`flow/run.sh`:
```
#!/bin/bash
# the make line also repeats each setting of config.mk as NAME=value (left out here)
make -C /OpenROAD-flow-scripts/flow DESIGN_CONFIG=/design/flow/config.mk WORK_HOME=/design/flow/orfs CLKGATE_MAP_FILE= finish
```
`flow/config.mk`:
```
export PLATFORM = sky130hd
export DESIGN_NAME = sys_ref_core
export DESIGN_NICKNAME = sys_ref_core
export VERILOG_FILES = /design/flow/design.v
export SDC_FILE = /design/flow/constraint.sdc
export NUM_CORES = 4
export LEC_CHECK = 0
export ABC_AREA = 1
export CAP_MARGIN = 20
export CORE_MARGIN = 2
export CORE_UTILIZATION = 72
export CTS_CLUSTER_DIAMETER = 32
export CTS_CLUSTER_SIZE = 73
export PLACE_DENSITY = 0.67
export SETUP_SLACK_MARGIN = 4.58
export SLEW_MARGIN = 20
export TNS_END_PERCENT = 5
```
`flow/constraint.sdc`:
```
create_clock -name core_clock -period 27.4 [get_ports {CLK}]
set_input_delay 5.4800 -clock core_clock [delete_from_list [all_inputs] [get_ports {CLK}]]
set_output_delay 5.4800 -clock core_clock [all_outputs]
set_load 0.01 [all_outputs]
```
`flow/design.v`:
```
module SYS_CTRL #( parameter ADDR_WIDTH = 4, DATA_WIDTH = 8) (
	input	wire							CLK,
	input	wire							RST,
	input	wire	[DATA_WIDTH-1:0]		UART_RX_DATA,   	 
	input	wire							UART_RX_Valid,		 
	input	wire							FIFO_FULL,
	output	reg		[DATA_WIDTH-1:0]		FIFO_WR_DATA,
	output	reg								FIFO_WR_INC,    
	input	wire	[DATA_WIDTH*2-1:0]		ALU_OUT,      
	input	wire							ALU_OUT_Valid, 
	output	reg								ALU_EN,  
	output	reg		[3:0]					ALU_FUN,     
	output	reg								CLKG_EN,    
	output	reg 							CLKDIV_EN,
	input	wire	[DATA_WIDTH-1:0]		Rd_Reg,       
	input	wire							Rd_Reg_Valid, 
	output	reg		[DATA_WIDTH-1:0]		Wr_Reg,   
	output	reg 	[ADDR_WIDTH-1:0]		Addr,  
	output	reg 							RdEn,  
	output	reg 							WrEn
	);
typedef enum bit [3:0] {
		IDLE        	= 4'b0000,
		RF_Wr_Addr 		= 4'b0001,
		RF_Wr_Data  	= 4'b0011,
		RF_Rd_Addr  	= 4'b0010,
		FIFO_WRITE_RF 	= 4'b0110,
		Operand_A   	= 4'b0111,
		Operand_B 		= 4'b0101,
		FUN_of_ALU  	= 4'b0100,
		ALU_Save_OUT    = 4'b1100,
		ALU_1st_Byte    = 4'b1101,
		ALU_2nd_Byte    = 4'b1111
} state;						
state 	current_state, next_state;
reg [ADDR_WIDTH-1:0] 	ADDR_REG; 
reg 					ADDR_REG_CHECK;   
reg [DATA_WIDTH*2-1:0]	ALU_OUT_REG;
reg 					ALU_OUT_REG_CHECK;   
always@(posedge CLK or negedge RST) 
 begin
	if (!RST) 
	 begin
	  current_state <= IDLE;		
	 end
	else 
	 begin
	  current_state <= next_state;
	 end
 end
always@(*)
 begin
 	next_state = IDLE;
 	WrEn        = 1'b0;
 	RdEn        = 1'b0;
 	CLKG_EN     = 1'b0;
 	CLKDIV_EN   = 1'b1;
 	ALU_EN      = 1'b0;
 	FIFO_WR_INC = 1'b0;
 	Addr          = 'b0;
 	Wr_Reg        = 'b0;
 	ALU_FUN       = 'b0;
 	FIFO_WR_DATA  = 'b0;
 	ALU_OUT_REG_CHECK = 1'b0;
 	ADDR_REG_CHECK    = 1'b0;
 	case (current_state)
 	 IDLE : begin
 	 		 if (UART_RX_Valid)
 	 		  begin
 	 		   case (UART_RX_DATA)
 	 		    'hAA : begin
 	 		  		    next_state = RF_Wr_Addr;
 	 		  		   end
 	 		    'hBB : begin
 	 		  		    next_state = RF_Rd_Addr; 
 	 		  		   end
 	 		    'hCC : begin
 	 		  		    next_state = Operand_A; 
 	 		  		   end
 	 		    'hDD : begin
 	 		  		    next_state = FUN_of_ALU; 
 	 		  		   end
 	 		  	default: begin
 	 		  			  next_state = IDLE;
 	 		  			 end
 	 		   endcase
 	 		  end
 	 		end
 	 RF_Wr_Addr : begin
 	 			   if (UART_RX_Valid)
 	 			    begin
 	 			     ADDR_REG_CHECK = 1'b1;
 	 			     next_state = RF_Wr_Data;
 	 			    end
 	 			   else
 	 			    begin
 	 			     ADDR_REG_CHECK = 1'b0;
 	 			     next_state = RF_Wr_Addr;
 	 			    end
 	 			  end
 	 RF_Wr_Data : begin
 	 			   if (UART_RX_Valid)
 	 			    begin
 	 			     WrEn = 1'b1;
 	 			     Addr = ADDR_REG;
 	 			     Wr_Reg = UART_RX_DATA;
 	 			     next_state = IDLE;	
 	 			    end
 	 			   else
 	 			    begin
 	 			     next_state = RF_Wr_Data;
 	 			    end
 	 			  end
 	 RF_Rd_Addr : begin
 	 			   if (UART_RX_Valid)
 	 			    begin
 	 			     RdEn = 1;
 	 			     Addr = UART_RX_DATA[ADDR_WIDTH-1:0];
 	 			     next_state = FIFO_WRITE_RF; 	 			     
 	 			    end
 	 			   else
 	 			    begin
 	 			     next_state = RF_Rd_Addr;
 	 			    end
 	 			  end
  	 FIFO_WRITE_RF : begin
 	 			   if (!FIFO_FULL)    
 	 			    begin
 	 			     FIFO_WR_DATA = Rd_Reg;
 	 			     FIFO_WR_INC = 1'b1;
 	 			     next_state = IDLE; 	 			     
 	 			    end
 	 			   else
 	 			    begin
 	 			     next_state = FIFO_WRITE_RF;
 	 			    end
 	 			  end
 	 Operand_A : begin
 	 			   if (UART_RX_Valid)
 	 			    begin
 	 			     WrEn = 1'b1;
 	 			     Addr = 'b0;
 	 			     Wr_Reg = UART_RX_DATA;
 	 			     next_state = Operand_B;	
 	 			    end
 	 			   else
 	 			    begin
 	 			     next_state = Operand_A;
 	 			    end
 	 			 end
 	 Operand_B : begin
 	 			   if (UART_RX_Valid)
 	 			    begin
 	 			     WrEn = 1'b1;
 	 			     Addr = 'b1;
 	 			     Wr_Reg = UART_RX_DATA;
 	 			     next_state = FUN_of_ALU;	
 	 			    end
 	 			   else
 	 			    begin
 	 			     next_state = Operand_B;
 	 			    end
 	 			 end
 	 FUN_of_ALU : begin
 	 			   CLKG_EN = 1'b1;
 	 			   if (UART_RX_Valid)
 	 			    begin
 	 			     ALU_EN = 1'b1;
 	 			     ALU_FUN = UART_RX_DATA[3:0];
 	 			     next_state = ALU_Save_OUT;
 	 			    end
 	 			   else
 	 			    begin
 	 			     next_state = FUN_of_ALU;
 	 			    end
 	 			 end
 	 ALU_Save_OUT : begin
	 	 			  CLKG_EN = 1'b1;
	 	 			  if (ALU_OUT_Valid)
	 	 			   begin
	 	 			    ALU_OUT_REG_CHECK = 1'b1;
	 	 			    next_state = ALU_1st_Byte;
	 	 			   end
	 	 			  else
	 	 			   begin
	 	 			   	ALU_OUT_REG_CHECK = 1'b0;
	 	 			    next_state = ALU_Save_OUT;
	 	 			   end
 	 			     end
 	 ALU_1st_Byte : begin
 	 				 CLKG_EN = 1'b1;
	 	 			 if (!FIFO_FULL)
	 	 			  begin
	 	 			   FIFO_WR_INC = 1'b1;
	 	 			   FIFO_WR_DATA = ALU_OUT_REG[DATA_WIDTH-1:0];
	 	 			   next_state = ALU_2nd_Byte;
	 	 			  end
	 	 			 else
	 	 			  begin
	 	 			   next_state = ALU_1st_Byte;
	 	 			  end
	 	 			end
 	 ALU_2nd_Byte : begin
 	 				 CLKG_EN = 1'b1;
	 	 			 if (!FIFO_FULL)
	 	 			  begin
	 	 			   FIFO_WR_INC = 1'b1;
	 	 			   FIFO_WR_DATA = ALU_OUT_REG[2*DATA_WIDTH-1:DATA_WIDTH];
	 	 			   next_state = IDLE;
	 	 			  end
	 	 			 else
	 	 			  begin
	 	 			   next_state = ALU_2nd_Byte;
	 	 			  end
	 	 			end
 	 default : begin
 	 			next_state = IDLE;
 	 		   end
 	endcase
 end
always@(posedge CLK or negedge RST)
 begin
 	if (!RST)
 	 begin
 	 	ADDR_REG <= 'b0;
 	 end
 	else if (ADDR_REG_CHECK)
 	 begin
 	 	ADDR_REG <= UART_RX_DATA[ADDR_WIDTH-1:0];
 	 end
 end
always@(posedge CLK or negedge RST)
 begin
 	if (!RST)
 	 begin
 	 	ALU_OUT_REG <= 'b0;
 	 end
 	else if (ALU_OUT_REG_CHECK)
 	 begin
 	 	ALU_OUT_REG <= ALU_OUT;
 	 end
 end
endmodule
module Register_File #( parameter ADDR_WIDTH = 4, DATA_WIDTH = 8, MEM_DEPTH = 16) (
	input	wire 	[DATA_WIDTH-1:0]		WrData,
	input	wire 	[ADDR_WIDTH-1:0]		Adresss,
	input 	wire 							WrEn,
	input	wire 							RdEn,
	input 	wire 							CLK,
	input 	wire 							RST,
	output 	reg 	[DATA_WIDTH-1:0]		RdData,
	output	reg 							RdData_Valid,
	output	wire 	[DATA_WIDTH-1:0]		REG0,
	output	wire 	[DATA_WIDTH-1:0]		REG1,
	output	wire 	[DATA_WIDTH-1:0]		REG2,
	output	wire 	[DATA_WIDTH-1:0]		REG3 
	);
reg [DATA_WIDTH-1:0] Memory [MEM_DEPTH-1:0];
integer i;
always@(posedge CLK or negedge RST)
 begin
 	if (!RST)
 	 begin
 	 	RdData <= 'b0;
 	 	RdData_Valid <= 1'b0;
 	 	for (i=0; i<MEM_DEPTH; i=i+1)
 	 	 begin
 	 	  if(i == 2)
 	 	  	Memory[i] <= 'b10000001;    
 	 	  else if (i == 3)
 	 	  	Memory[i] <= 'b00100000;      
 	 	  else
 	 	  	Memory[i] <= 'b0;
 	 	 end
 	 end
 	else
 	 begin
 	 	if (WrEn && !RdEn)
 	 	 begin
 	 	 	Memory[Adresss] <= WrData;
 	 	 end
 	 	else if (RdEn && !WrEn)
 	 	 begin
 	 	 	RdData <= Memory[Adresss];
 	 	 	RdData_Valid <= 1'b1;
 	 	 end
 	 	else
 	 	 begin
 	 	 	RdData_Valid <= 1'b0;
 	 	 end
 	 end
 end
assign REG0 = Memory[0];
assign REG1 = Memory[1];
assign REG2 = Memory[2];
assign REG3 = Memory[3];
 endmodule
module ALU_16B #( parameter OPER_WIDTH = 8, OUT_WIDTH = OPER_WIDTH*2) (
input		wire		[OPER_WIDTH-1:0]		A,
input		wire		[OPER_WIDTH-1:0]		B,
input		wire												EN,
input		wire		[3:0]								ALU_FUN,
input		wire												CLK,
input		wire												CLK_EN,    
input		wire												RST,
output	reg			[OUT_WIDTH-1:0]			ALU_OUT,
output	reg													OUT_VALID
	);
reg [OUT_WIDTH-1:0] ALU_OUT_Comb;
reg                 OUT_VALID_Comb;
always @(posedge CLK or negedge RST)
 begin
  if(!RST)
   begin
    ALU_OUT   <= 'b0;
    OUT_VALID <= 1'b0;	
   end
  else if (CLK_EN)
   begin  
    ALU_OUT   <= ALU_OUT_Comb;
    OUT_VALID <= OUT_VALID_Comb;
   end	
 end 
always@(*)
 begin
   OUT_VALID_Comb = 1'b0;
   ALU_OUT_Comb   = 'b0;
   if(EN)
    begin
     OUT_VALID_Comb = 1'b1;
		 case (ALU_FUN)
		 4'b0000 : begin
		 						ALU_OUT_Comb = A + B; 							 
		           end 
		4'b0001 : begin
		 						ALU_OUT_Comb = A - B;       				 
			      	end
		 4'b0010 : begin
								ALU_OUT_Comb = A * B;       				 
	   			  	 end
		 4'b0011 : begin
		 						ALU_OUT_Comb = (B == 8'b0) ? 16'b0 : A / B;       				 
		 	 	   		 end
		 4'b0100 : begin
								ALU_OUT_Comb = A & B;      				   
				   		 end
		 4'b0101 : begin
								ALU_OUT_Comb = A | B;       				 
			  	  	 end
		 4'b0110 : begin
								ALU_OUT_Comb = ~ (A & B);      			 
				   		 end
		 4'b0111 : begin
								ALU_OUT_Comb = ~ (A | B);      			 
			 	   		 end
		 4'b1000 : begin
								ALU_OUT_Comb = A ^ B;       				 
				   		 end
		 4'b1001 : begin
								ALU_OUT_Comb = ~(A ^ B);      			 
				   		 end
		 4'b1010 : begin
								if (A == B)             						 
								 begin
								  ALU_OUT_Comb = 'd1;
								 end
								else 
								 begin
								  ALU_OUT_Comb = 'd0;
								 end
				   		 end
		 4'b1011 : begin
								if (A > B)              						 
								 begin
								  ALU_OUT_Comb = 'd2;
								 end
								else
								 begin
								  ALU_OUT_Comb = 'd0;
								 end
				   		 end
		 4'b1100 : begin
						    if (A < B)              						 
							   begin
							    ALU_OUT_Comb = 'd3;
							   end
							  else
							   begin
							    ALU_OUT_Comb = 'd0;
							   end
				   	   end
		 4'b1101 : begin
						    ALU_OUT_Comb = A >> 1;      				 
						   end
		 4'b1110 : begin
								ALU_OUT_Comb = A << 1;     			 		 
						   end
		 default : begin
								ALU_OUT_Comb = 'b0;
							 end
		 endcase
		end
   else 
    begin
   	 OUT_VALID_Comb = 1'b0;
    end
 end
endmodule
module sys_ref_core #(parameter DATA_WIDTH = 8, ADDR_WIDTH = 4)
(
 input   wire                      CLK,
 input   wire                      RST,             
 input   wire  [DATA_WIDTH-1:0]    UART_RX_DATA,
 input   wire                      UART_RX_Valid,
 input   wire                      FIFO_FULL,
 output  wire  [DATA_WIDTH-1:0]    FIFO_WR_DATA,
 output  wire                      FIFO_WR_INC,
 output  wire  [DATA_WIDTH-1:0]    UART_Config,
 output  wire  [DATA_WIDTH-1:0]    Div_Ratio,
 output  wire                      CLKDIV_EN
);
wire                      WrEn;
wire                      RdEn;
wire  [ADDR_WIDTH-1:0]    Addr;
wire  [DATA_WIDTH-1:0]    Wr_Reg;
wire  [DATA_WIDTH-1:0]    Rd_Reg;
wire                      Rd_Reg_Valid;
wire  [DATA_WIDTH-1:0]    Operand_A;
wire  [DATA_WIDTH-1:0]    Operand_B;
wire  [3:0]               ALU_FUN;
wire                      ALU_EN;
wire                      CLKG_EN;
wire  [DATA_WIDTH*2-1:0]  ALU_OUT;
wire                      ALU_OUT_Valid;
SYS_CTRL U0_SYS_CTRL (
	.CLK(CLK),
	.RST(RST),
	.UART_RX_DATA(UART_RX_DATA),
	.UART_RX_Valid(UART_RX_Valid),
	.FIFO_FULL(FIFO_FULL),
	.FIFO_WR_DATA(FIFO_WR_DATA),
	.FIFO_WR_INC(FIFO_WR_INC),
	.ALU_OUT(ALU_OUT),
	.ALU_OUT_Valid(ALU_OUT_Valid),
	.ALU_EN(ALU_EN),
	.ALU_FUN(ALU_FUN),
	.CLKG_EN(CLKG_EN),
	.CLKDIV_EN(CLKDIV_EN),
	.Rd_Reg(Rd_Reg),
	.Rd_Reg_Valid(Rd_Reg_Valid),
	.Wr_Reg(Wr_Reg),
	.Addr(Addr),
	.RdEn(RdEn),
	.WrEn(WrEn)
	);
Register_File U0_Register_File (
	.WrData(Wr_Reg),
	.Adresss(Addr),
	.WrEn(WrEn),
	.RdEn(RdEn),
	.CLK(CLK),
	.RST(RST),
	.RdData(Rd_Reg),
	.RdData_Valid(Rd_Reg_Valid),
	.REG0(Operand_A),
	.REG1(Operand_B),
	.REG2(UART_Config),
	.REG3(Div_Ratio)
	);
ALU_16B U0_ALU_16B (
	.A(Operand_A),
	.B(Operand_B),
	.EN(ALU_EN),
	.ALU_FUN(ALU_FUN),
	.CLK(CLK),
	.CLK_EN(CLKG_EN),
	.RST(RST),
	.ALU_OUT(ALU_OUT),
	.OUT_VALID(ALU_OUT_Valid)
	);
endmodule
```
==> summary.txt, run 1 <==
run results: H-tree levels 4, Die Y 157 microns, syn_area_per_cell 7.20 sq um, most instantiated library cell after synthesis nand2_1, Max-area cell share 26.7%, FP Util 74.0%, yosys stat chip area 16800 sq um, HPWL after detailed placement 36600 microns, GP Congestion 0.971, cells in synth_stat.txt 2341, Run Error [ERROR GRT-0232] Routing congestion too high. Check the congestion heatmap in the GUI., Num CTS Buffers 17, Synth Seq Share 27.4%, Post-Syn Instances 2341, Synth top cells by count nand2_1, inv_1, o21ai_0, dfrtp_1, ha_1, Multiplexer share 0.401%, biggest combinational cell group after synthesis simple AND/OR/NAND/NOR gates, all-layer global routing usage 76.4%, PortBufs 36, Netlist cell types 70, core area 22800 sq um, hold_buf cts 0, CTS Root Cell clkbuf_16, leading area contributor after synthesis dfrtp_1, Die Area 24600 sq um, XORs/XNORs by Area 3.17%, Syn. warnings 4, status aborted with a tool error, FA/HA/MAJ Cells, Area Fraction 16.5%, Compound Share, Synth 16.7%, ys async rst share 100%, Syn Std Cell Area 16800 sq um, clk buf depth 2, I/O pins 38, grt total ovfl 91, Stopped at global routing (5_1_grt), pre-CTS WS 1030 ps, CTS sink count 184, Post-synth EDFFs 0, Die X 157 microns, Dominant flop cell dfrtp_1, Simple Share, Synth 26.6%, Post-DP Area 17600 sq um, Top cells by area dfrtp_1, nand2_1, ha_1, o21ai_0, inv_1, FP Rows 55, Post-Place Cells 2638, Synthesized registers 184
-- routing by layer --
metal,global-route usage [%],overflow
met5,27.3,0
met4,77.9,46
met3,59.9,2
met2,92.6,41
met1,76.8,2
-- repair_timing --
item,4_1_cts
pin swaps,59
setup endpoints to repair,3
setup buffers,98
gates resized,78
hold endpoints to repair,0
==> run 2, diff against run 1 <==
CTS_CLUSTER_DIAMETER = 366   (was 32)
CTS_CLUSTER_SIZE = 100   (was 73)
PLACE_DENSITY = 0.6   (was 0.67)
SETUP_SLACK_MARGIN = not set   (was 4.58)
TNS_END_PERCENT = 10   (was 5)
clock period = 18.8 ns   (was 27.4 ns; I/O delays follow)
==> run 2 against run 1 <==
- the flow stops in clock tree synthesis (4_1_cts)
- die size unchanged
- area after synthesis unchanged
- synthesized cell count unchanged
==> summary.txt, run 2 <==
run results: core area 22800 sq um (unchanged), Post-Syn Instances 2341 (unchanged), Die X 157 microns (unchanged), Stopped at clock tree synthesis (4_1_cts), Die Area 24600 sq um (unchanged), Max-area cell share 26.7% (unchanged), status aborted with a tool error, cells in synth_stat.txt 2341 (unchanged), Run Error [ERROR DPL-0033] detailed placement checks failed during check placement., Synth Seq Share 27.4% (unchanged), pre-CTS WS -5610 ps (-6640 ps), Die Y 157 microns (unchanged), ys async rst share 100% (unchanged), GP Congestion 0.990 (+1.9%), yosys stat chip area 16800 sq um (unchanged), FP Rows 55 (unchanged), leading area contributor after synthesis dfrtp_1, XORs/XNORs by Area 3.17% (unchanged), FP Util 74.0% (unchanged), most instantiated library cell after synthesis nand2_1, syn_area_per_cell 7.20 sq um (unchanged), biggest combinational cell group after synthesis simple AND/OR/NAND/NOR gates, Dominant flop cell dfrtp_1, FA/HA/MAJ Cells, Area Fraction 16.5% (unchanged), Post-synth EDFFs 0 (unchanged), PortBufs 36 (unchanged), I/O pins 38 (unchanged), Multiplexer share 0.401% (unchanged), Simple Share, Synth 26.6% (unchanged), Syn Std Cell Area 16800 sq um (unchanged), HPWL after detailed placement 43300 microns (+18%), Compound Share, Synth 16.7% (unchanged), Top cells by area dfrtp_1, nand2_1, ha_1, o21ai_0, inv_1, Syn. warnings 4 (unchanged), Netlist cell types 70 (unchanged), Synth top cells by count nand2_1, inv_1, o21ai_0, dfrtp_1, ha_1, Synthesized registers 184 (unchanged)
## run 2: through the flow
step / instance area [sq um] / std cells / utilization, %
after floorplan: 17200 / 2348 / -
after global placement: 20000 / 2960 / 88.0
after detailed placement: 20000 / 2960 / 88.0
==> run 3, diff against run 2 <==
ABC_AREA = 0   (was 1)
CAP_MARGIN = 10   (was 20)
CELL_PAD_IN_SITES_DETAIL_PLACEMENT = 1   (was not set)
CORE_MARGIN = 3   (was 2)
CORE_UTILIZATION = 54   (was 72)
CTS_CLUSTER_DIAMETER = 112   (was 366)
CTS_CLUSTER_SIZE = not set   (was 100)
GPL_ROUTABILITY_DRIVEN = 1   (was not set)
GPL_TIMING_DRIVEN = 1   (was not set)
MAX_ROUTING_LAYER = met4   (was not set)
PLACE_DENSITY = not set   (was 0.6)
SLEW_MARGIN = 15   (was 20)
TNS_END_PERCENT = 75   (was 10)
clock period = 30.0 ns   (was 18.8 ns; I/O delays follow)
==> run 3 against run 2 <==
- the run now finishes clean
- die size is 36% higher
- area after synthesis is 0.62% higher
- synthesized cell count is 21% lower
==> summary.txt, run 3 <==
fresh numbers from the pnr run: status complete, no violations, Dominant flop cell dfrtp_1, FP Util 55.1% (-19 points), Setup TNS 0 ps, Final min period 27850 ps, CTS sink count 184, first-pass GRT wire length 90400 microns, GP Congestion 0.960 (-3.1%), Max-area cell share 26.6% (-0.16 points), Compound Share, Synth 21.6% (+4.9 points), Synth Seq Share 27.2% (-0.17 points), # setup viols final 0, via count 15.2k, Log Warnings 49, Multiplexer share 11.2% (+11 points), via/cell ratio 6.61, arrival time at the worst endpoint 28180 ps, Num CTS Buffers 17, yosys stat chip area 17000 sq um (+0.62%), Synth top cells by count dfrtp_1, nand2_1, ha_1, nor2_1, mux2_2, Post-Place Cells 2253 (-24%), GRT met3 Usage 3.77%, largest net degree at the start of global routing 120, Final #Nets 2106, H-tree levels 4, Max Slew Vio Count 0, startpoint types flip-flop, most instantiated library cell after synthesis dfrtp_1, crit end category flip-flop, final core utilization 60.5%, Top cells by area dfrtp_1, ha_1, mux2_2, fa_1, nand2_1, end of the worst register-to-register path U0_ALU_16B.ALU_OUT[0], syn_area_per_cell 9.15 sq um (+27%), Worst Tran Pin Value 1100 ps, Post-DP Area 17800 sq um (-11%), fin area 18600 sq um, HPWL after detailed placement 42600 microns (-1.5%), Syn. warnings 4 (unchanged), Die Area 33600 sq um (+36%), CTS Root Cell clkbuf_16, remaining antenna violation count after routing 0, Final WS setup 2150 ps, hold depth 2, Worst Hold End U0_ALU_16B.ALU_OUT[8], GRT met1 Usage 41.5%, initial antenna violation count 0, Worst Setup EP U0_ALU_16B.ALU_OUT[0], Die X 183 microns (+17%), CTS tree yes, reg-to-reg startpoint U0_Register_File.Memory[1][1], Netlist cell types 109 (+56%), Synthesized registers 184 (unchanged), # Max-Cap Violations 0, final hold slack 501 ps, Critical Path Stages 126, biggest combinational cell group after synthesis AND-OR/OR-AND gates, Clk pin slew, worst setup/hold paths 80 ps, fill count 3487, PortBufs 36 (unchanged), most used cell, CP o21a_1, relative max-transition margin 26.3%, Non-Filler Instances 2303, FP Rows 64 (+16%), core area 30700 sq um (+35%), initial detailed-routing violation count 1069, reg2reg path depth 126, FA/HA/MAJ Cells, Area Fraction 16.5% (-0.042 points), hold_buf cts 0, drt total wl 57900 microns, clk ins delay skew pair 450 ps, Syn Std Cell Area 17000 sq um (+0.62%), clk buf depth 2, GR Util met2 60.3%, crit path DRT 30330 ps, cells in synth_stat.txt 1853 (-21%), Fmax 35.9 MHz, cycle use final 92.8%, delay-heaviest family, CP AND-OR/OR-AND gates, crit path kind flip-flop to flip-flop, GR peak layer met2, Worst Skew 12.5 ps, crit path max fanout 12, Slowest cell on crit path or4_1, CP Launch Point U0_Register_File.Memory[1][1], vias in the first global route 16.1k, leading area contributor after synthesis dfrtp_1, Tightest Hold Check Type flip-flop to flip-flop, Simple Share, Synth 15.5% (-11 points), Layout area overhead 9.70%, pre-CTS WS 63.3 ps (+5670 ps), drt wl/cell 25.1 microns, all-layer global routing usage 35.2%, diodes inserted 0, hold path startpoint U0_ALU_16B.ALU_OUT[8], final-report hold violation count 0, grt total ovfl 0, XORs/XNORs by Area 3.26% (+0.084 points), Sequential Area 4610 sq um, Comb area 11700 sq um, crit-path max cell delay 580 ps, R2R Setup Slk 2150 ps, CP bufs+invs 4, final routed DRC violation total 0, Post-synth EDFFs 0 (unchanged), I/O pins 38 (unchanged), Die Y 183 microns (+17%), ys async rst share 100% (unchanged), first drt pass iteration count 6, Post-Syn Instances 1853 (-21%)
-- run 3: area by class of cell --
class / count / share of cell area (%)
multi-input cells: 1494 / 63.2
flip-flops and latches: 184 / 24.8
repair buffers: 89 / 4.11
well taps: 396 / 2.66
clock buffers: 24 / 2.64
inverters: 108 / 2.25
clock inverters: 8 / 0.350
-- run 3: timing repair --
action	4_1_cts	5_1_grt
endpoints found under the setup margin	1	2
pin swaps	0	8
gates cloned	0	1
buffers inserted	0	17
gates resized	1	28
-- run 3: metal layers --
metal	vias to the layer above	share of wire, %
li1	6900	-
met1	7673	40
met2	492	50
met3	155	4.7
met4	0	5.6
met5	-	0
==> run 4, diff against run 3 <==
ABC_AREA = 1   (was 0)
CAP_MARGIN = 20   (was 10)
CELL_PAD_IN_SITES_DETAIL_PLACEMENT = not set   (was 1)
CORE_MARGIN = 2   (was 3)
CORE_UTILIZATION = 72   (was 54)
CTS_CLUSTER_DIAMETER = 283   (was 112)
CTS_CLUSTER_SIZE = 100   (was not set)
GPL_ROUTABILITY_DRIVEN = not set   (was 1)
GPL_TIMING_DRIVEN = not set   (was 1)
MAX_ROUTING_LAYER = not set   (was met4)
PLACE_DENSITY = 0.6   (was not set)
SETUP_SLACK_MARGIN = 2.19   (was not set)
SLEW_MARGIN = 20   (was 15)
TNS_END_PERCENT = not set   (was 75)
clock period = 27.8 ns   (was 30.0 ns; I/O delays follow)
==> run 4 against run 3 <==
- non-clock buffer count up 68
- utilization up 26 points
- maximum frequency up 6.1%
- register-to-register slack worse by 590 ps
- sequential share of layout area down 1.3 points
- synthesized cell count up 26%
- setup slack worse by 590 ps
- largest cell class unchanged
==> summary.txt, run 4 <==
fresh numbers from the pnr run: Clk pin slew, worst setup/hold paths 80 ps (about the same), routed wire length on met3 9190 microns (+240%), Worst Skew 29.3 ps (+16.8 ps), Dominant flop cell dfrtp_1, yosys stat chip area 16800 sq um (-0.61%), grt total ovfl 0 (unchanged), Max-area cell share 26.7% (+0.16 points), cells in synth_stat.txt 2341 (+26%), H-tree levels 4 (unchanged), crit path kind flip-flop to flip-flop, crit path DRT 28130 ps (-2200 ps), Non-Filler Instances 2786 (+21%), fill count 1214 (-65%), FA/HA/MAJ Cells, Area Fraction 16.5% (+0.042 points), initial antenna violation count 3 (+3), largest net degree at the start of global routing 71 (-41%), Layout area overhead 16.7%, CTS tree yes, clk ins delay skew pair 460 ps (about the same), Critical Path Stages 190 (+51%), Die X 157 microns (-14%), R2R Setup Slk 1560 ps (-590 ps), PortBufs 36 (unchanged), crit path max fanout 8 (-4), via/cell ratio 6.74 (+2.0%), Post-synth EDFFs 0 (unchanged), CTS Root Cell clkbuf_16, Worst Tran Pin Value 1170 ps (+66.7 ps), crit-path max cell delay 550 ps (-30 ps), biggest combinational cell group after synthesis simple AND/OR/NAND/NOR gates, CP Launch Point U0_Register_File.Memory[1][7], Comb area 11400 sq um (-2.6%), Setup TNS 0 ps (unchanged), # setup viols final 0 (unchanged), # Max-Cap Violations 0 (unchanged), Die Y 157 microns (-14%), vias in the first global route 16.1k (-0.30%), most used cell, CP nand2_1, CP bufs+invs 21 (+17), arrival time at the worst endpoint 26570 ps (-1610 ps), met2 WL 26800 microns (-7.3%), Multiplexer share 0.401% (-11 points), startpoint types flip-flop, end of the worst register-to-register path U0_ALU_16B.ALU_OUT[0], crit end category flip-flop, Synth Seq Share 27.4% (+0.17 points), fin area 19700 sq um (+5.7%), Post-Syn Instances 2341 (+26%), Tightest Hold Check Type flip-flop to flip-flop, Final min period 26240 ps (-1610 ps), core area 22800 sq um (-26%), GP Congestion 1.00 (+4.7%), Num CTS Buffers 17 (unchanged), FP Rows 55 (-14%), relative max-transition margin 22.2% (-4.1 points), Top cells by area dfrtp_1, nand2_1, ha_1, o21ai_0, inv_1, final-report hold violation count 0 (unchanged), FP Util 74.0% (+19 points), Log Warnings 49 (unchanged), RSZ-0062 raised after global routing false, Synthesized registers 184 (unchanged), all-layer global routing usage 42.2% (+7.0 points), remaining antenna violation count after routing 0 (unchanged), first-pass GRT wire length 81700 microns (-9.6%), final routed DRC violation total 0 (unchanged), Max Slew Vio Count 0 (unchanged), Worst Hold End U0_Register_File.Memory[12][0], Fmax 38.1 MHz (+6.1%), status complete, no violations, hold path startpoint U0_Register_File.Memory[12][0], clk buf depth 2 (unchanged), CTS sink count 184 (unchanged), initial detailed-routing violation count 2793 (+160%), Netlist cell types 70 (-36%), Syn Std Cell Area 16800 sq um (-0.61%), met1 wire length 21100 microns (-8.2%), via count 18.8k (+23%), cycle use final 94.4% (+1.6 points), Post-Place Cells 2641 (+17%), leading area contributor after synthesis dfrtp_1, uppermost layer routed met5, drt total wl 62300 microns (+7.6%), delay-heaviest family, CP simple AND/OR/NAND/NOR gates, drt wl/cell 22.4 microns (-11%), Sequential Area 4620 sq um (+0.27%), hold depth 2 (unchanged), Worst Setup EP U0_ALU_16B.ALU_OUT[0], Syn. warnings 4 (unchanged), I/O pins 38 (unchanged), Final #Nets 2671 (+27%), Post-DP Area 17400 sq um (-1.9%), Slowest cell on crit path dfrtp_4, hold_buf cts 0 (unchanged), ys async rst share 100% (unchanged), XORs/XNORs by Area 3.17% (-0.084 points), first drt pass iteration count 12 (+6), reg2reg path depth 190 (+51%), Die Area 24600 sq um (-27%), Synth top cells by count nand2_1, inv_1, o21ai_0, dfrtp_1, ha_1, Compound Share, Synth 16.7% (-4.9 points), HPWL after detailed placement 36700 microns (-14%), Simple Share, Synth 26.6% (+11 points), reg-to-reg startpoint U0_Register_File.Memory[1][7], most instantiated library cell after synthesis nand2_1, syn_area_per_cell 7.20 sq um (-21%)
## run 4: metal layers
layer	track usage [%]	up-vias
met1	56.0	8533
met4	17.7	4
met5	0	-
li1	-	7935
met2	66.3	1773
met3	10.6	542
## run 4: final cells by class
type | instances | share of cell area (%)
Antenna cell | 1 | 0.0127
Clock buffer | 18 | 2.18
Clock inverter | 14 | 0.878
Inverter | 336 | 6.60
Multi-Input combinational cell | 1762 | 58.2
Sequential cell | 184 | 23.5
Tap cell | 313 | 1.99
Timing Repair Buffer | 157 | 6.59
Timing Repair inverter | 1 | 0.0255
## run 4: timing repair
| item | CTS | global route |
|---|---|---|
| setup buffers | 32 | 77 |
| gates resized | 30 | 171 |
| hold endpoints to repair | 0 | 0 |
| pin swaps | 7 | 81 |
| setup endpoints to repair | 2 | 2 |
| gates cloned | 0 | 3 |
## run 4: through the flow
step                worst slack, ps  util, %  hold slack (ps)
floorplan                      2820        -              445
global placement               1670     76.5              460
detailed placement             36.6     76.5              468
CTS                            2210     80.6              492
global route                    715     86.3              517
finish                         1560     86.3              491
==> run 5, diff against run 4 <==
ABC_AREA = not set   (was 1)
CORE_UTILIZATION = 36   (was 72)
CTS_CLUSTER_DIAMETER = not set   (was 283)
CTS_CLUSTER_SIZE = not set   (was 100)
GPL_ROUTABILITY_DRIVEN = 0   (was not set)
PLACE_DENSITY = not set   (was 0.6)
PLACE_DENSITY_LB_ADDON = 0.23   (was not set)
SETUP_SLACK_MARGIN = not set   (was 2.19)
clock period = 30.0 ns   (was 27.8 ns; I/O delays follow)
==> run 5 against run 4 <==
- clock skew shrank 14 ps
- register-to-register slack gained 560 ps
- sequential share of layout area grew 0.90 points
- final cell count shrank 9.8%
- critical path depth shrank 63
- sequential cell count is the same
- hold slack gained 4.3 ps
- maximum frequency shrank 5.9%
- largest cell class unchanged
==> summary.txt, run 5 <==
fresh numbers from the pnr run: status complete, no violations, Synthesized registers 184 (unchanged), final routed DRC violation total 0 (unchanged), grt total ovfl 0 (unchanged), FP Rows 79 (+44%), biggest combinational cell group after synthesis AND-OR/OR-AND gates, Post-DP Area 18000 sq um (+3.5%), syn_area_per_cell 9.15 sq um (+27%), leading area contributor after synthesis dfrtp_1, reg2reg path depth 127 (-33%), CP Launch Point U0_Register_File.Memory[1][1], first-pass GRT wire length 83300 microns (+2.0%), cycle use final 93.0% (-1.5 points), Slowest cell on crit path dfrtp_1, Dominant flop cell dfrtp_1, core area 46600 sq um (+100%), # Max-Cap Violations 0 (unchanged), Log Warnings 47 (-4.1%), drt wl/cell 20.8 microns (-7.0%), cells in synth_stat.txt 1853 (-21%), crit-path max cell delay 540 ps (about the same), FP Util 36.4% (-38 points), Final #Nets 2106 (-21%), initial antenna violation count 0 (-3), most used cell, CP o21a_1, Simple Share, Synth 15.5% (-11 points), Post-synth EDFFs 0 (unchanged), Die Area 48800 sq um (+98%), pre-CTS WS 356 ps (+319 ps), Synth top cells by count dfrtp_1, nand2_1, ha_1, nor2_1, mux2_2, R2R Setup Slk 2110 ps (+560 ps), # setup viols final 0 (unchanged), Worst Skew 15.6 ps (-13.7 ps), ys async rst share 100% (unchanged), final-report hold violation count 0 (unchanged), Num CTS Buffers 17 (unchanged), FA/HA/MAJ Cells, Area Fraction 16.5% (-0.042 points), diodes inserted 0 (-1), Fmax 35.9 MHz (-5.9%), startpoint types flip-flop, crit path max fanout 12 (+4), drt total wl 52300 microns (-16%), remaining antenna violation count after routing 0 (unchanged), crit path kind flip-flop to flip-flop, Tightest Hold Check Type flip-flop to flip-flop, via/cell ratio 5.88 (-13%), Syn Std Cell Area 17000 sq um (+0.62%), via count 14.8k (-21%), clk ins delay skew pair 450 ps (about the same), Multiplexer share 11.2% (+11 points), Die Y 221 microns (+41%), CTS tree yes, Worst Hold End U0_SYS_CTRL.current_state[2], CP bufs+invs 6 (-71%), Layout area overhead 11.4%, fin area 18900 sq um (-4.0%), Max Slew Vio Count 0 (unchanged), Netlist cell types 109 (+56%), clk buf depth 2 (unchanged), hold depth 1 (-1), vias in the first global route 14.9k (-7.3%), Post-Syn Instances 1853 (-21%), Worst Tran Pin Value 1030 ps (-136 ps), reg-to-reg startpoint U0_Register_File.Memory[1][1], all-layer global routing usage 21.2% (-21 points), HPWL after detailed placement 38100 microns (+3.8%), most instantiated library cell after synthesis dfrtp_1, yosys stat chip area 17000 sq um (+0.62%), Clk pin slew, worst setup/hold paths 80 ps (about the same), first drt pass iteration count 6 (-6), Worst Setup EP U0_ALU_16B.ALU_OUT[0], Synth Seq Share 27.2% (-0.17 points), Final WS setup 2110 ps (+559 ps), hold path startpoint U0_ALU_16B.OUT_VALID, Top cells by area dfrtp_1, ha_1, mux2_2, fa_1, nand2_1, initial detailed-routing violation count 1143 (-59%), CTS Root Cell clkbuf_16, largest net degree at the start of global routing 125 (+76%), Max-area cell share 26.6% (-0.16 points), Final min period 27890 ps (+1640 ps), delay-heaviest family, CP AND-OR/OR-AND gates, Syn. warnings 4 (unchanged), XORs/XNORs by Area 3.26% (+0.084 points), Compound Share, Synth 21.6% (+4.9 points), arrival time at the worst endpoint 28210 ps (+1640 ps), H-tree levels 4 (unchanged), relative max-transition margin 30.9% (+8.8 points), end of the worst register-to-register path U0_ALU_16B.ALU_OUT[0], crit end category flip-flop, final core utilization 40.5% (-46 points), Die X 221 microns (+41%), PortBufs 36 (unchanged), CTS sink count 184 (unchanged), crit path DRT 30320 ps (+2190 ps), I/O pins 38 (unchanged), Critical Path Stages 127 (-33%)
run 5: repair_timing:
| action | 4_1_cts | 5_1_grt |
|---|---|---|
| gates resized | 0 | 24 |
| setup buffers | 0 | 16 |
| hold buffers | 0 | 0 |
| endpoints found under the setup margin | 0 | 2 |
run 5: metal layers:
metal,vias up,share of wire [%],GRT usage [%]
met1,7343,45,27.9
met5,-,0,0
met2,396,47,35.7
met4,0,4.2,8.92
met3,107,3.5,2.01
li1,6924,-,-
run 5: layout make-up:
class	instances	area, sq um
Fill cell	4625	27700
Timing Repair Buffer	90	759
Clock buffer	18	439
Inverter	108	418
Clock inverter	14	168
Sequential cell	184	4610
Tap cell	607	759
Multi-Input combinational cell	1493	11700
run 5: metrics by stage:
stage                     hold WS (ps)  std cells  TNS (ps)
after floorplan                    446       1860         0
after global placement             472       2466         0
after detailed placement           474       2466         0
after CTS                          494       2498         0
after global routing               520       2514     -24.2
final                              496       2514         0
==> run 6, diff against run 5 <==
CORE_UTILIZATION = 72   (was 36)
CTS_CLUSTER_DIAMETER = 360   (was not set)
CTS_CLUSTER_SIZE = 95   (was not set)
GPL_ROUTABILITY_DRIVEN = not set   (was 0)
PLACE_DENSITY = 0.36   (was not set)
PLACE_DENSITY_LB_ADDON = not set   (was 0.23)
clock period = 20.3 ns   (was 30.0 ns; I/O delays follow)
==> run 6 against run 5 <==
- the flow now stops in global routing (5_1_grt)
- area after synthesis stayed put
- synthesized cell count stayed put
- die size is 49% lower
==> summary.txt, run 6 <==
run results: status aborted with a tool error, Stopped at global routing (5_1_grt), Run Error [ERROR GRT-0232] Routing congestion too high. Check the congestion heatmap in the GUI., FA/HA/MAJ Cells, Area Fraction 16.5% (unchanged), biggest combinational cell group after synthesis AND-OR/OR-AND gates, Die Y 157 microns (-29%), grt total ovfl 13, Post-Syn Instances 1853 (unchanged), XORs/XNORs by Area 3.26% (unchanged), CTS Root Cell clkbuf_16, Simple Share, Synth 15.5% (unchanged), hold_buf cts 0 (unchanged), PortBufs 36 (unchanged), FP Rows 56 (-29%), Num CTS Buffers 17 (unchanged), Die Area 24800 sq um (-49%), all-layer global routing usage 72.4%, Dominant flop cell dfrtp_1, GP Congestion 0.964, Syn Std Cell Area 17000 sq um (unchanged), Post-Place Cells 2467 (+0.041%), Synth top cells by count dfrtp_1, nand2_1, ha_1, nor2_1, mux2_2, CTS sink count 184 (unchanged), HPWL after detailed placement 42600 microns (+12%), Synth Seq Share 27.2% (unchanged), Netlist cell types 109 (unchanged), Syn. warnings 4 (unchanged), most instantiated library cell after synthesis dfrtp_1, core area 23300 sq um (-50%), Compound Share, Synth 21.6% (unchanged), Top cells by area dfrtp_1, ha_1, mux2_2, fa_1, nand2_1, Multiplexer share 11.2% (unchanged), cells in synth_stat.txt 1853 (unchanged), clk buf depth 2 (unchanged), Post-synth EDFFs 0 (unchanged), I/O pins 38 (unchanged), yosys stat chip area 17000 sq um (unchanged), syn_area_per_cell 9.15 sq um (unchanged), ys async rst share 100% (unchanged), Max-area cell share 26.6% (unchanged), Synthesized registers 184 (unchanged), H-tree levels 4 (unchanged), leading area contributor after synthesis dfrtp_1, FP Util 72.9% (+36 points), Die X 157 microns (-29%)
[run 6: what timing repair did]
action	in CTS
resized	47
setup endpoints to repair	3
pin swaps	60
buffers inserted	75
gates cloned	0
[run 6: per-layer routing]
layer,overflow,track usage (%)
met5,0,16.6
met4,5,73.0
met3,0,53.2
met2,7,93.2
met1,1,71.6
[run 6: stage by stage]
| step | setup slack [ps] | TNS [ps] | cell area, sq um | utilization, % | hold WS [ps] |
|---|---|---|---|---|---|
| global placement | -2580 | -3720 | 20200 | 86.7 | 463 |
| detailed placement | -3810 | -5990 | 20200 | 86.8 | 475 |
| CTS | -3140 | -4800 | 21600 | 93.0 | 497 |
| floorplan | -3910 | -6470 | 17400 | - | 446 |
==> run 7, diff against run 6 <==
ABC_AREA = 1   (was not set)
CORE_UTILIZATION = 58   (was 72)
CTS_CLUSTER_DIAMETER = 335   (was 360)
CTS_CLUSTER_SIZE = 26   (was 95)
HOLD_SLACK_MARGIN = -0.09   (was not set)
PLACE_DENSITY = 0.38   (was 0.36)
SLEW_MARGIN = 10   (was 20)
clock period = 30.0 ns   (was 20.3 ns; I/O delays follow)
==> run 7 against run 6 <==
- now clean on timing, DRC and antenna
- synthesized cell count rose by 26%
- area after synthesis fell by 0.61%
- die size rose by 23%
==> summary.txt, run 7 <==
fresh numbers from the pnr run: GRT met3 Usage 4.72%, initial detailed-routing violation count 1414, biggest combinational cell group after synthesis simple AND/OR/NAND/NOR gates, Post-Syn Instances 2341 (+26%), CTS sink count 184 (unchanged), Multiplexer share 0.401% (-11 points), CTS tree yes, CP bufs+invs 25, Layout area overhead 8.04%, status complete, no violations, HPWL after detailed placement 37900 microns (-11%), GR Util met2 53.4%, Die Y 174 microns (+11%), leading area contributor after synthesis dfrtp_1, clk ins delay skew pair 430 ps, PortBufs 36 (unchanged), Synth top cells by count nand2_1, inv_1, o21ai_0, dfrtp_1, ha_1, CP Launch Point U0_Register_File.Memory[1][3], crit path max fanout 18, ys async rst share 100% (unchanged), relative max-transition margin 35.0%, Fmax 37.1 MHz, yosys stat chip area 16800 sq um (-0.61%), FP Rows 62 (+11%), most instantiated library cell after synthesis nand2_1, final-report hold violation count 0, via count 15.9k, end of the worst register-to-register path U0_ALU_16B.ALU_OUT[0], fill count 2646, Num CTS Buffers 17 (unchanged), via/cell ratio 5.78, Synthesized registers 184 (unchanged), I/O pins 38 (unchanged), Netlist cell types 70 (-36%), Die Area 30400 sq um (+23%), R2R Setup Slk 3030 ps, startpoint types flip-flop, CTS Root Cell clkbuf_16, Post-synth EDFFs 0 (unchanged), XORs/XNORs by Area 3.17% (-0.084 points), Die X 174 microns (+11%), Syn Std Cell Area 16800 sq um (-0.61%), reg2reg path depth 195, reg-to-reg startpoint U0_Register_File.Memory[1][3], Tightest Hold Check Type flip-flop to flip-flop, Critical Path Stages 195, arrival time at the worst endpoint 27290 ps, cells in synth_stat.txt 2341 (+26%), first drt pass iteration count 6, FA/HA/MAJ Cells, Area Fraction 16.5% (+0.042 points), H-tree levels 4 (unchanged), GRT met1 Usage 49.2%, hold_buf cts 0 (unchanged), drt wl/cell 18.2 microns, crit path kind flip-flop to flip-flop, grt total ovfl 0, Clk pin slew, worst setup/hold paths 70 ps, Worst Skew 11.6 ps, syn_area_per_cell 7.20 sq um (-21%), Slowest cell on crit path dfrtp_2, GP Congestion 0.996 (+3.4%), Synth Seq Share 27.4% (+0.17 points), Worst Setup EP U0_ALU_16B.ALU_OUT[0], hold depth 2, Compound Share, Synth 16.7% (-4.9 points), Max Slew Vio Count 0, Dominant flop cell dfrtp_1, first-pass GRT wire length 82200 microns, # setup viols final 0, Worst Tran Pin Value 975 ps, Final #Nets 2568, Setup TNS 0 ps, crit-path max cell delay 540 ps, Max-area cell share 26.7% (+0.16 points), delay-heaviest family, CP simple AND/OR/NAND/NOR gates, crit path DRT 30320 ps, # Max-Cap Violations 0, hold path startpoint U0_Register_File.Memory[13][2], Log Warnings 48, drt total wl 50200 microns, Syn. warnings 4 (unchanged), cycle use final 89.9%, GR peak layer met2, final core utilization 63.6%, Final min period 26970 ps, FP Util 58.9% (-14 points), core area 28600 sq um (+23%), vias in the first global route 15.3k, Worst Hold End U0_Register_File.Memory[13][2], final routed DRC violation total 0, most used cell, CP nand2_1, remaining antenna violation count after routing 0, crit end category flip-flop, largest net degree at the start of global routing 109, diodes inserted 0, Simple Share, Synth 26.6% (+11 points), clk buf depth 2 (unchanged), Top cells by area dfrtp_1, nand2_1, ha_1, o21ai_0, inv_1, initial antenna violation count 1, all-layer global routing usage 34.0%
## run 7: per-layer routing
metal | up-vias | share of wire [%]
met5 | - | 0
met4 | 0 | 2.5
met3 | 78 | 6.4
met2 | 493 | 45
met1 | 7609 | 46
li1 | 7736 | -
## run 7: repair_timing
| item | CTS | global route |
|---|---|---|
| setup buffers | 0 | 7 |
| gates resized | 0 | 13 |
| endpoints found under the hold margin | 0 | 0 |
| endpoints found under the setup margin | 0 | 2 |
## run 7: area by class of cell
class                           instances  area [sq um]  share of cell area [%]
Clock buffer                           22           464                    2.55
Tap cell                              384           480                    2.64
Inverter                              336          1270                    7.00
Multi-Input combinational cell       1760         10700                    59.0
Timing Repair Buffer                   57           543                    2.98
Clock inverter                         10          85.1                   0.467
Sequential cell                       184          4610                    25.3
## run 7: through the flow
| stage | setup WS, ps | instances | hold WS (ps) | instance area, sq um |
|---|---|---|---|---|
| after global placement | 3500 | 2713 | 468 | 17500 |
| after global routing | -0.703 | 2753 | 503 | 18200 |
| after detailed placement | 2170 | 2713 | 474 | 17500 |
| after CTS | 2100 | 2745 | 491 | 18100 |
| final | 3030 | 2753 | 487 | 18200 |
| after floorplan | 5020 | 2348 | 445 | 16900 |
==> run 8, diff against run 7 <==
CORE_UTILIZATION = 65   (was 58)
CTS_CLUSTER_DIAMETER = 251   (was 335)
CTS_CLUSTER_SIZE = not set   (was 26)
HOLD_SLACK_MARGIN = not set   (was -0.09)
PLACE_DENSITY = 0.6   (was 0.38)
SETUP_SLACK_MARGIN = -1.43   (was not set)
SLEW_MARGIN = 20   (was 10)
clock period = 20.6 ns   (was 30.0 ns; I/O delays follow)
==> run 8 against run 7 <==
- the layout now fails its checks (setup timing)
- critical path depth shrank 1
- highest routed layer is now met5
- setup slack lost 7300 ps
- first-iteration DRC count up 98%
- sequential cell count unchanged
- clock skew grew 27 ps
- register-to-register slack worse by 7300 ps
- maximum frequency up 8.5%
- wire length increased by 34%
- die size decreased by 11%
- critical endpoint unchanged
- non-clock buffer count up 363
==> summary.txt, run 8 <==
fresh numbers from the pnr run: status failed layout checks, Failing Checks setup timing, drt wl/cell 22.0 microns (+21%), Multiplexer share 0.401% (unchanged), crit end category flip-flop, arrival time at the worst endpoint 25180 ps (-2110 ps), biggest combinational cell group after synthesis simple AND/OR/NAND/NOR gates, # Max-Cap Violations 0 (unchanged), crit-path max cell delay 470 ps (-70 ps), Die X 165 microns (-5.4%), Max-area cell share 26.7% (unchanged), cycle use final 121% (+31 points), delay-heaviest family, CP simple AND/OR/NAND/NOR gates, Syn. warnings 4 (unchanged), Synth top cells by count nand2_1, inv_1, o21ai_0, dfrtp_1, ha_1, Final #Nets 2932 (+14%), Critical Path Stages 194 (-0.51%), Synthesized registers 184 (unchanged), # setup viols final 3 (+3), Fmax 40.2 MHz (+8.5%), Num CTS Buffers 17 (unchanged), clk ins delay skew pair 460 ps (+30 ps), end of the worst register-to-register path U0_ALU_16B.ALU_OUT[0], most used cell, CP nand2_2, hold depth 2 (unchanged), drt total wl 67400 microns (+34%), vias in the first global route 17.6k (+15%), CP Launch Point U0_Register_File.Memory[1][0], Worst Setup EP U0_ALU_16B.ALU_OUT[0], Worst Tran Pin Value 1360 ps (+381 ps), leading area contributor after synthesis dfrtp_1, Dominant flop cell dfrtp_1, Max Slew Vio Count 0 (unchanged), Setup TNS -8350 ps (-8350 ps), initial antenna violation count 1 (unchanged), FP Util 66.5% (+7.7 points), Worst Skew 38.4 ps (+26.8 ps), Simple Share, Synth 26.6% (unchanged), startpoint types flip-flop, syn_area_per_cell 7.20 sq um (unchanged), Netlist cell types 70 (unchanged), Slowest cell on crit path dfrtp_2, yosys stat chip area 16800 sq um (unchanged), hold path startpoint U0_SYS_CTRL.ALU_OUT_REG[7], GP Congestion 1.04 (+4.1%), most instantiated library cell after synthesis nand2_1, CTS Root Cell clkbuf_16, first-pass GRT wire length 87600 microns (+6.6%), Synth Seq Share 27.4% (unchanged), reg-to-reg startpoint U0_Register_File.Memory[1][0], FA/HA/MAJ Cells, Area Fraction 16.5% (unchanged), hold_buf cts 0 (unchanged), RSZ-0062 raised after global routing true, crit path DRT 20920 ps (-9400 ps), pre-CTS WS -2710 ps (-4880 ps), Post-Syn Instances 2341 (unchanged), grt total ovfl 0 (unchanged), I/O pins 38 (unchanged), Log Warnings 52 (+8.3%), H-tree levels 4 (unchanged), Compound Share, Synth 16.7% (unchanged), initial detailed-routing violation count 2794 (+98%), PortBufs 36 (unchanged), R2R Setup Slk -4250 ps (-7280 ps), Worst Hold End U0_SYS_CTRL.ALU_OUT_REG[7], cells in synth_stat.txt 2341 (unchanged), Layout area overhead 30.8%, all-layer global routing usage 40.8% (+6.8 points), final routed DRC violation total 0 (unchanged), Top cells by area dfrtp_1, nand2_1, ha_1, o21ai_0, inv_1, reg2reg path depth 194 (-0.51%), CP bufs+invs 25 (unchanged), Final min period 24850 ps (-2120 ps), FP Rows 58 (-6.5%), Die Y 165 microns (-5.4%), diodes inserted 0 (unchanged), via count 19.8k (+24%), CTS tree yes, via/cell ratio 6.47 (+12%), final-report hold violation count 0 (unchanged), crit path kind flip-flop to flip-flop, Syn Std Cell Area 16800 sq um (unchanged), core area 25300 sq um (-12%), CTS sink count 184 (unchanged), fill count 1238 (-53%), remaining antenna violation count after routing 0 (unchanged), crit path max fanout 8 (-10), largest net degree at the start of global routing 101 (-7.3%), Final WS setup -4250 ps (-7280 ps), Tightest Hold Check Type flip-flop to flip-flop, XORs/XNORs by Area 3.17% (unchanged), clk buf depth 2 (unchanged), HPWL after detailed placement 40100 microns (+5.9%), ys async rst share 100% (unchanged), Post-synth EDFFs 0 (unchanged), Die Area 27200 sq um (-11%), Clk pin slew, worst setup/hold paths 80 ps (about the same), relative max-transition margin 7.25% (-28 points), first drt pass iteration count 11 (+5)
run 8: metrics by stage:
stage                     hold slack [ps]  util, %  instances  area [sq um]
final                                 489     87.0       3063         22000
after global routing                  510     87.0       3063         22000
after CTS                             492     82.1       3009         20800
after detailed placement              470     78.9       2965         20000
after global placement                466     78.9       2965         20000
after floorplan                       445        -       2348         17200
run 8: routing by layer:
| metal | vias up | global-route usage (%) | routed length (microns) |
|---|---|---|---|
| met5 | - | 0 | 13 |
| met4 | 2 | 16.6 | 6000 |
| met3 | 624 | 7.63 | 8300 |
| met2 | 1621 | 68.4 | 30200 |
| met1 | 9110 | 52.1 | 22900 |
| li1 | 8455 | - | - |
run 8: final cells by class:
| cell class | count | area (sq um) | area share [%] |
|---|---|---|---|
| Sequential cell | 184 | 4610 | 20.9 |
| Tap cell | 330 | 413 | 1.87 |
| Multi-Input combinational cell | 1761 | 11800 | 53.6 |
| Clock buffer | 17 | 425 | 1.93 |
| Inverter | 336 | 1320 | 6.00 |
| Timing Repair Buffer | 420 | 3290 | 14.9 |
| Clock inverter | 15 | 166 | 0.755 |
run 8: what timing repair did:
action | in CTS | in global routing
gates cloned | 1 | 0
pin swaps | 36 | 151
setup endpoints to repair | 2 | 2
resized | 40 | 193
setup buffers | 12 | 54
==> run 9, diff against run 8 <==
ABC_AREA = not set   (was 1)
CORE_UTILIZATION = 72   (was 65)
CTS_CLUSTER_DIAMETER = 95   (was 251)
CTS_CLUSTER_SIZE = 14   (was not set)
PLACE_DENSITY = 0.66   (was 0.6)
SETUP_SLACK_MARGIN = -0.33   (was -1.43)
clock period = 23.7 ns   (was 20.6 ns; I/O delays follow)
==> run 9 against run 8 <==
- the layout still fails its checks (setup timing)
- setup slack gained 3400 ps
- sequential share of layout area rose by 2.3 points
- global-route usage up 5.4 points
- highest routed layer is now met4
- area after synthesis is 0.62% higher
- sequential cell count unchanged
- critical path depth is 68 lower
- clock skew is 24 ps lower
- synthesized cell count decreased by 21%
- clock-buffer cell count unchanged
- register-to-register slack better by 3400 ps
- hold slack gained 9.6 ps
- non-clock buffer count decreased by 239
==> summary.txt, run 9 <==
fresh numbers from the pnr run: Compound Share, Synth 21.6% (+4.9 points), # Max-Cap Violations 0 (unchanged), PortBufs 36 (unchanged), status failed layout checks, all-layer global routing usage 46.3% (+5.4 points), Top cells by area dfrtp_1, ha_1, mux2_2, fa_1, nand2_1, end of the worst register-to-register path U0_ALU_16B.ALU_OUT[0], Setup TNS -865 ps (+7490 ps), Dominant flop cell dfrtp_1, Clk pin slew, worst setup/hold paths 80 ps (about the same), Netlist cell types 109 (+56%), grt total ovfl 0 (unchanged), crit-path max cell delay 540 ps (+70 ps), # setup viols final 1 (-2), Failing Checks setup timing, core area 23300 sq um (-8.2%), largest net degree at the start of global routing 106 (+5.0%), crit path DRT 24040 ps (+3120 ps), initial antenna violation count 0 (-1), yosys stat chip area 17000 sq um (+0.62%), arrival time at the worst endpoint 24910 ps (-270 ps), Critical Path Stages 126 (-35%), FP Util 72.9% (+6.3 points), drt total wl 57500 microns (-15%), CTS Root Cell clkbuf_16, ys async rst share 100% (unchanged), Worst Setup EP U0_ALU_16B.ALU_OUT[0], syn_area_per_cell 9.15 sq um (+27%), delay-heaviest family, CP AND-OR/OR-AND gates, pre-CTS WS -1010 ps (+1690 ps), R2R Setup Slk -860 ps (+3390 ps), Multiplexer share 11.2% (+11 points), reg2reg path depth 126 (-35%), remaining antenna violation count after routing 0 (unchanged), I/O pins 38 (unchanged), Die Y 157 microns (-4.6%), FA/HA/MAJ Cells, Area Fraction 16.5% (-0.042 points), crit end category flip-flop, Post-synth EDFFs 0 (unchanged), drt wl/cell 24.8 microns (+13%), Worst Skew 14.5 ps (-23.9 ps), reg-to-reg startpoint U0_Register_File.Memory[1][0], clk ins delay skew pair 460 ps (about the same), via/cell ratio 7.15 (+11%), via count 16.6k (-16%), cycle use final 104% (-17 points), most instantiated library cell after synthesis dfrtp_1, Max Slew Vio Count 0 (unchanged), Final WS setup -865 ps (+3390 ps), fill count 1253 (+1.2%), hold depth 2 (unchanged), biggest combinational cell group after synthesis AND-OR/OR-AND gates, crit path kind flip-flop to flip-flop, Die X 157 microns (-4.6%), Synth Seq Share 27.2% (-0.17 points), Layout area overhead 16.8%, Log Warnings 52 (unchanged), Syn Std Cell Area 17000 sq um (+0.62%), Syn. warnings 4 (unchanged), startpoint types flip-flop, RSZ-0062 raised after global routing true, most used cell, CP o21a_1, H-tree levels 4 (unchanged), Num CTS Buffers 17 (unchanged), relative max-transition margin 25.8% (+19 points), Synthesized registers 184 (unchanged), Max-area cell share 26.6% (-0.16 points), Non-Filler Instances 2317 (-24%), Fmax 40.7 MHz (+1.2%), Slowest cell on crit path or4b_1, first-pass GRT wire length 88000 microns (+0.41%), GP Congestion 0.970 (-6.5%), CP Launch Point U0_Register_File.Memory[1][0], hold path startpoint U0_ALU_16B.ALU_OUT[8], XORs/XNORs by Area 3.26% (+0.084 points), Die Area 24800 sq um (-9.0%), CTS sink count 184 (unchanged), Tightest Hold Check Type flip-flop to flip-flop, diodes inserted 0 (unchanged), Synth top cells by count dfrtp_1, nand2_1, ha_1, nor2_1, mux2_2, final routed DRC violation total 0 (unchanged), first drt pass iteration count 8 (-3), Worst Hold End U0_ALU_16B.ALU_OUT[8], Simple Share, Synth 15.5% (-11 points), Final #Nets 2197 (-25%), CP bufs+invs 12 (-52%), Post-Syn Instances 1853 (-21%), leading area contributor after synthesis dfrtp_1, Post-Place Cells 2239 (-24%), crit path max fanout 10 (+2), Final min period 24560 ps (-289 ps), FP Rows 56 (-3.4%), initial detailed-routing violation count 2217 (-21%), Worst Tran Pin Value 1110 ps (-250 ps), final-report hold violation count 0 (unchanged), HPWL after detailed placement 37700 microns (-6.0%), vias in the first global route 16.2k (-7.9%), CTS tree yes, cells in synth_stat.txt 1853 (-21%), clk buf depth 2 (unchanged)
==> run 9: metal layers <==
metal,GRT usage [%],vias to the layer above,routed length [microns]
li1,-,7092,-
met1,54.2,7888,20400
met2,75.0,1163,26700
met3,11.2,428,5750
met4,31.9,0,4740
met5,0,-,0
==> run 9: cell type report <==
class                           instances  area (sq um)  share of cell area [%]
Clock buffer                           17           425                    2.15
Clock inverter                         15           211                    1.07
Inverter                              108           427                    2.16
Multi-Input combinational cell       1493         12300                    62.0
Sequential cell                       184          4610                    23.3
Tap cell                              319           399                    2.02
Timing Repair Buffer                  181          1450                    7.30
==> run 9: timing repair <==
action	in CTS	in global routing
setup endpoints to repair	1	2
hold endpoints to repair	0	0
resized	19	44
setup buffers	10	35
hold buffers	0	0
pin swaps	17	52
==> run 9: per-stage QoR <==
step	util, %	cell area, sq um	hold WS, ps
6_report	85.1	19800	498
5_1_grt	85.1	19800	519
4_1_cts	82.8	19300	497
3_5_place_dp	79.2	18400	474
3_3_place_gp	79.2	18400	467
2_1_floorplan	-	17300	446
==> run 10, diff against run 9 <==
ABC_AREA = 1   (was not set)
CELL_PAD_IN_SITES_GLOBAL_PLACEMENT = 0   (was not set)
CTS_CLUSTER_DIAMETER = not set   (was 95)
CTS_CLUSTER_SIZE = 63   (was 14)
HOLD_SLACK_MARGIN = 0.29   (was not set)
MAX_ROUTING_LAYER = met5   (was not set)
MIN_ROUTING_LAYER = met1   (was not set)
PLACE_DENSITY = not set   (was 0.66)
PLACE_DENSITY_LB_ADDON = 0.17   (was not set)
SETUP_SLACK_MARGIN = not set   (was -0.33)
clock period = 25.1 ns   (was 23.7 ns; I/O delays follow)
==> run 10 against run 9 <==
- still fails the layout checks on setup timing
- non-clock buffer count shrank 43
- critical path depth up 64
- final cell count rose by 19%
- register-to-register slack improved by 230 ps
- sequential share of layout area increased by 0.46 points
==> summary.txt, run 10 <==
fresh numbers from the pnr run: status failed layout checks, Failing Checks setup timing, Num CTS Buffers 17 (unchanged), Final #Nets 2650 (+21%), crit end category flip-flop, crit-path max cell delay 430 ps (-110 ps), Max Slew Vio Count 0 (unchanged), Netlist cell types 70 (-36%), Post-synth EDFFs 0 (unchanged), CTS Root Cell clkbuf_16, cycle use final 103% (-1.1 points), hold path startpoint U0_SYS_CTRL.ALU_OUT_REG[5], Max-area cell share 26.7% (+0.16 points), Worst Tran Pin Value 1090 ps (-19.8 ps), drt wl/cell 22.9 microns (-7.8%), Final min period 25730 ps (+1170 ps), biggest combinational cell group after synthesis simple AND/OR/NAND/NOR gates, CP Launch Point U0_Register_File.Memory[1][4], Fmax 38.9 MHz (-4.5%), via/cell ratio 6.86 (-4.1%), startpoint types flip-flop, first-pass GRT wire length 86000 microns (-2.3%), clk ins delay skew pair 450 ps (about the same), I/O pins 38 (unchanged), initial detailed-routing violation count 3254 (+47%), via count 19.0k (+15%), Compound Share, Synth 16.7% (-4.9 points), syn_area_per_cell 7.20 sq um (-21%), Die Area 24600 sq um (-0.60%), HPWL after detailed placement 38300 microns (+1.6%), first drt pass iteration count 13 (+5), arrival time at the worst endpoint 26050 ps (+1140 ps), # Max-Cap Violations 0 (unchanged), reg-to-reg startpoint U0_Register_File.Memory[1][4], Syn. warnings 4 (unchanged), Critical Path Stages 190 (+51%), Top cells by area dfrtp_1, nand2_1, ha_1, o21ai_0, inv_1, Layout area overhead 15.3%, Final WS setup -633 ps (+231 ps), final routed DRC violation total 0 (unchanged), Log Warnings 49 (-5.8%), final-report hold violation count 0 (unchanged), core area 22800 sq um (-2.1%), delay-heaviest family, CP simple AND/OR/NAND/NOR gates, Synthesized registers 184 (unchanged), GP Congestion 1.00 (+3.5%), R2R Setup Slk -630 ps (+230 ps), all-layer global routing usage 44.4% (-1.9 points), fill count 1239 (-1.1%), cells in synth_stat.txt 2341 (+26%), FP Util 74.0% (+1.1 points), ys async rst share 100% (unchanged), PortBufs 36 (unchanged), Worst Setup EP U0_ALU_16B.ALU_OUT[0], drt total wl 63400 microns (+10%), most used cell, CP nand2_1, final hold slack 493 ps (-5.65 ps), # setup viols final 1 (unchanged), XORs/XNORs by Area 3.17% (-0.084 points), initial antenna violation count 1 (+1), largest net degree at the start of global routing 101 (-4.7%)
run 10: cell type report:
class	count	share of cell area, %
Inverter	336	6.66
Clock inverter	15	1.02
Timing Repair Buffer	138	5.84
Clock buffer	17	2.19
Antenna cell	2	0.0258
Tap cell	313	2.02
Sequential cell	184	23.8
Multi-Input combinational cell	1761	58.5
run 10: metrics by stage:
step	setup slack [ps]	std cells	utilization (%)
finish	-633	2766	85.2
floorplan	122	2348	-
CTS	19.1	2709	80.8
global placement	-8.65	2658	77.1
detailed placement	-1650	2658	77.1
global route	-1840	2765	85.2
run 10: timing repair:
action / 4_1_cts / 5_1_grt
gates resized: 24 / 146
gates cloned: 0 / 1
pin swaps: 9 / 66
setup buffers: 19 / 54
endpoints found under the setup margin: 2 / 2
run 10: per-layer routing:
layer | vias up | global-route usage (%) | share of wire, %
met1 | 8680 | 56.2 | 34
met3 | 605 | 10.2 | 14
met2 | 1783 | 71.5 | 44
met4 | 0 | 22.4 | 8.6
li1 | 7909 | - | -
met5 | - | 0 | 0
